==> flow/design.v <==
`timescale 1ns / 1ps
module iir_filter (
    input wire clk,
    input wire rst,
    input wire signed [15:0] x_in,
    output reg signed [15:0] y_out
);
    localparam signed [39:0] B0 =  3947;
    localparam signed [39:0] B1 = -7894;
    localparam signed [39:0] B2 =  3947;
    localparam signed [39:0] A2 = -7891; 
    localparam signed [39:0] A3 =  3801;
    reg signed [39:0] z1;
    reg signed [39:0] z2;
    wire signed [39:0] x_ext;
    wire signed [39:0] b0_x, b1_x, b2_x;
    wire signed [39:0] a2_y, a3_y;
    wire signed [39:0] y_acc;
    assign x_ext = {{24{x_in[15]}}, x_in};
    assign b0_x = x_ext * B0;
    assign b1_x = x_ext * B1;
    assign b2_x = x_ext * B2;
    assign y_acc = b0_x + z1;
    reg signed [15:0] y_comb;
    wire signed [39:0] y_scaled = y_acc >>> 12; 
    always @(*) begin
        if (y_scaled > 32767)      
            y_comb = 32767;
        else if (y_scaled < -32768) 
            y_comb = -32768;
        else                        
            y_comb = y_scaled[15:0];
    end
    wire signed [39:0] y_comb_ext = {{24{y_comb[15]}}, y_comb};
    assign a2_y = y_comb_ext * A2;
    assign a3_y = y_comb_ext * A3;
    always @(posedge clk) begin
        if (rst) begin
            y_out <= 0;
            z1 <= 0;
            z2 <= 0;
        end else begin
            y_out <= y_comb;
            z1 <= b1_x - a2_y + z2;
            z2 <= b2_x - a3_y;
        end
    end
endmodule
`timescale 1ns / 1ps
module threshold_estimator (
    input wire clk,
    input wire rst,
    input wire signed [15:0] data_in,
    output reg signed [15:0] threshold
);
    reg signed [15:0] abs_data;
    always @(*) begin
        if (data_in == -16'd32768) abs_data = 16'd32767;
        else abs_data = (data_in < 0) ? -data_in : data_in;
    end
    localparam K = 14; 
    reg signed [31:0] accumulator;
    always @(posedge clk) begin
        if (rst) begin
            accumulator <= 0;
            threshold <= 0;
        end else begin
            accumulator <= accumulator - (accumulator >>> K) + abs_data;
            threshold <= -(((accumulator >>> K) * 45) >>> 3);
        end
    end
endmodule
`timescale 1ns / 1ps
module spike_detect (
    input wire clk,
    input wire rst,
    input wire signed [15:0] data_in,
    input wire signed [15:0] threshold,
    output reg spike_out
);
    localparam integer LOCKOUT = 20;
    localparam signed [15:0] SATURATION_NEG = -16'd30000;
    reg [4:0] timer;
    always @(posedge clk) begin
        if (rst) begin
            spike_out <= 0;
            timer <= 0;
        end else begin
            spike_out <= 0;
            if (timer > 0) begin
                timer <= timer - 1;
            end else begin
                if ((data_in < threshold) && (data_in > SATURATION_NEG)) begin
                    spike_out <= 1;
                    timer <= LOCKOUT;
                end
            end
        end
    end
endmodule
`timescale 1ns / 1ps
module velocity_decoder (
    input wire clk,
    input wire rst,
    input wire bin_strobe,  
    input wire signed [15:0] bin_count,  
    output reg signed [15:0] velocity  
);
    localparam signed [15:0] M1 = 16'd3891;  
    localparam signed [15:0] M2 = 16'd819;  
    localparam signed [15:0] MAX_VEL = 16'd20480; 
    localparam signed [15:0] MIN_VEL = -16'd20480;
    reg signed [31:0] term1;  
    reg signed [31:0] term2;  
    reg signed [31:0] sum;  
    always @(posedge clk) begin
        if (rst) begin
            velocity <= 0;
        end else if (bin_strobe) begin
            term1 = velocity * M1; 
            term2 = (bin_count * M2) <<< 12;
            sum = term1 + term2;
            if ((sum >>> 12) > MAX_VEL) 
                velocity <= MAX_VEL;
            else if ((sum >>> 12) < MIN_VEL)
                velocity <= MIN_VEL;
            else
                velocity <= sum >>> 12;
        end
    end
endmodule
`timescale 1ns / 1ps
module neural_pipeline_top (
    input wire clk,
    input wire rst,
    input wire signed [15:0] raw_in,
    output wire signed [15:0] vel_out
);
    wire signed [15:0] filt_out;
    wire spike_pulse_raw;  
    reg spike_pulse_safe;  
    wire signed [15:0] auto_threshold;
    reg [17:0] warmup_cnt; 
    always @(posedge clk) begin
        if (rst) begin
            warmup_cnt <= 0;
            spike_pulse_safe <= 0;
        end else begin
            if (warmup_cnt < 150000) 
                warmup_cnt <= warmup_cnt + 1;
            if (warmup_cnt == 150000) 
                spike_pulse_safe <= spike_pulse_raw;
            else 
                spike_pulse_safe <= 0;
        end
    end
    reg [10:0] bin_timer;
    reg bin_strobe;
    reg signed [15:0] bin_accumulator;
    reg signed [15:0] current_bin_count;
    iir_filter u_filter (
        .clk(clk),
        .rst(rst),
        .x_in(raw_in),
        .y_out(filt_out)
    );
    threshold_estimator u_thresh_gen (
        .clk(clk),
        .rst(rst),
        .data_in(filt_out),
        .threshold(auto_threshold)
    );
    spike_detect u_detect (
        .clk(clk),
        .rst(rst),
        .data_in(filt_out),
        .threshold(auto_threshold), 
        .spike_out(spike_pulse_raw) 
    );
    always @(posedge clk) begin
        if (rst) begin
            bin_timer <= 0;
            bin_accumulator <= 0;
            current_bin_count <= 0;
            bin_strobe <= 0;
        end else begin
            bin_strobe <= 0;
            if (spike_pulse_safe)
                bin_accumulator <= bin_accumulator + 1;
            if (bin_timer == 1499) begin
                bin_timer <= 0;
                current_bin_count <= bin_accumulator;
                bin_accumulator <= 0;
                bin_strobe <= 1;
            end else begin
                bin_timer <= bin_timer + 1;
                bin_strobe <= 0;
            end
        end
    end
    velocity_decoder u_decoder (
        .clk(clk),
        .rst(rst),
        .bin_strobe(bin_strobe),
        .bin_count(current_bin_count),
        .velocity(vel_out)
    );
endmodule
clock: 25.0 ns
lec_check: 0
abc_area: 0
cap_margin: 20
core_aspect_ratio: 1.97
core_margin: 3
core_utilization: 19
cts_cluster_diameter: 111
slew_margin: 20
run.sh (not shown) runs the stock make flow with config.mk's settings and CLKGATE_MAP_FILE=.
Then changed:
Settings changed: ABC_AREA 0 to 1, CORE_ASPECT_RATIO 1.97 to default, CORE_MARGIN 3 to 8, CORE_UTILIZATION 19 to 46, CTS_CLUSTER_DIAMETER 111 to 91, CTS_CLUSTER_SIZE from default to 100, GPL_ROUTABILITY_DRIVEN from default to 0, HOLD_SLACK_MARGIN from default to 0.14, TNS_END_PERCENT from default to 20.
=> Design area came out lower by 1.8%. Utilization grows by 28 points. Clock skew went up by 0.027 ns. Maximum frequency grows by 9.6%.
Then changed:
Settings changed: ABC_AREA 1 to default, CORE_MARGIN 8 to 2, CORE_UTILIZATION 46 to 58, CTS_CLUSTER_DIAMETER 91 to default, CTS_CLUSTER_SIZE 100 to default, GPL_ROUTABILITY_DRIVEN 0 to default, HOLD_SLACK_MARGIN 0.14 to default, TNS_END_PERCENT 20 to default.
Clock period 25.0 ns to 14.9 ns, I/O delays scaled along.
The new run produced a layout that fails on negative setup slack.
Design area rose by about a fifth.
Register-to-register slack got worse by 9.1 ns.
Core utilization rose by 26 points.
Area after synthesis fell by a few percent.
Wire length fell by a few percent.
Setup slack got worse by 5.5 ns.
Critical path depth fell by 4.
Die area fell by a quarter to a third.
Cell count fell by a few percent.
Then changed:
Settings changed: ABC_AREA from default to 1, CORE_ASPECT_RATIO from default to 1.97, CORE_MARGIN 2 to 3, CORE_UTILIZATION 58 to 50, CTS_CLUSTER_DIAMETER from default to 111.
Clock period 14.9 ns to 25.0 ns, I/O delays scaled along.
Result:
- The changed run finished with timing, DRC and antenna clean
- worst setup slack improves by 5.2 ns
- clock skew came out lower by 0.032 ns
- via count increases by 6.3%
- critical path depth shrinks by 1
- cell area came out lower by 14%
- sequential share of layout area is higher by 1.3 points
- routed wire length climbs by 29%
- synthesized area rose by 3.8%

* * *

old:
RTL: the design.v shown in full above, as it stands there.
clock: 23.2 ns
lec_check: 0
cap_margin: 20
core_margin: 2
core_utilization: 40
slew_margin: 20
Both conditions hold for old: the flow ran to the end and the final layout passed the timing, DRC and antenna checks.
--- input diff old..new ---
- a change of CORE_UTILIZATION from 40 to 72
- an added MAX_ROUTING_LAYER of met4
- a change of CAP_MARGIN from 20 to 30
- an added SETUP_SLACK_MARGIN of -1.09
- a change of the clock period (ns, I/O delays scaled along) from 23.2 to 15.0
[summary]
The layout from new, despite a flow that completed every stage, fails the layout checks, with the failing checks listed as negative setup slack.
raw_in[8] as the launch point of the worst path was reported by new, and raw_in[0] by old.
NOTE: global-route usage in new exceeds that of old
The critical path depth in new was higher than what old gave.
new has growth of design area from synthesis to finish above what old had.
Compared new vs old, and combinational share of cell area is down in new.
Changes observed in new relative to old: worst setup slack went down 3.43 ns, post-layout instance area went up 15%, overall routed net length went up 28 mm, clock tree buffer count of the final layout went down 5.
Compared with old, new shows a higher depth of the worst register-to-register path.

* * *

P:
Starts from the design.v that is shown in full above.
export LEC_CHECK = 0
export CAP_MARGIN = 20
export CORE_MARGIN = 2
export CORE_UTILIZATION = 72
export HOLD_SLACK_MARGIN = -0.1
export MAX_ROUTING_LAYER = met4
export SETUP_SLACK_MARGIN = -0.53
export SLEW_MARGIN = 20
create_clock -name core_clock -period 14.5 [get_ports {clk}]
P -> stages 100% | layout checks FAIL | setup timing
--- input diff P..Q ---
--- a/flow/config.mk
+++ b/flow/config.mk
@@ -10,4 +10 @@
-export CORE_UTILIZATION = 72
-export HOLD_SLACK_MARGIN = -0.1
-export MAX_ROUTING_LAYER = met4
-export SETUP_SLACK_MARGIN = -0.53
+export CORE_UTILIZATION = 40
==> flow/constraint.sdc <==
create_clock -name core_clock -period 25.0 [get_ports {clk}]
set_input_delay 5.0000 -clock core_clock [delete_from_list [all_inputs] [get_ports {clk}]]
set_output_delay 5.0000 -clock core_clock [all_outputs]
set_load 0.01 [all_outputs]
Results
Final weighted congestion in routability-driven placement: Q lower than P
A source of the critical timing path of raw_in[13] is what P shows, while raw_in[1] belongs to Q.
Of P and Q, the run reporting the lower overall chip area was P.
The lower net count reported at finish of P and Q is in Q.
A critical path endpoint of u_filter.z1[20] is what P shows, while u_filter.z1[29] belongs to Q.
Of P and Q, only Q finishes the flow clean.
Global-route usage for Q: 27 points down relative to P
--- input diff Q..R ---
==> flow/constraint.sdc <==
create_clock -name core_clock -period 20.0 [get_ports {clk}]
set_input_delay 4.0000 -clock core_clock [delete_from_list [all_inputs] [get_ports {clk}]]
set_output_delay 4.0000 -clock core_clock [all_outputs]
set_load 0.01 [all_outputs]
--- outcome ---
Compared with Q, in R relative area change from synthesis to final layout climbed 3.6 points, non-filler instance count after layout saw an increase.
--- input diff R..S ---
--- a/flow/config.mk
+++ b/flow/config.mk
@@ -10 +10,3 @@
-export CORE_UTILIZATION = 40
+export CORE_UTILIZATION = 72
+export MAX_ROUTING_LAYER = met4
+export SETUP_SLACK_MARGIN = 2.58
==> flow/constraint.sdc <==
create_clock -name core_clock -period 18.7 [get_ports {clk}]
set_input_delay 3.7400 -clock core_clock [delete_from_list [all_inputs] [get_ports {clk}]]
set_output_delay 3.7400 -clock core_clock [all_outputs]
set_load 0.01 [all_outputs]
==> comparison <==
- Setup slack: S more than R
- S has smallest hold slack above what R had.
- Diff R -> S: row count dropped 30.
- The via count in R is 0.915 times that in S.
- When S is measured against R, its die size turns out about 44% lower.
- The run with more routed wire is S, not R.
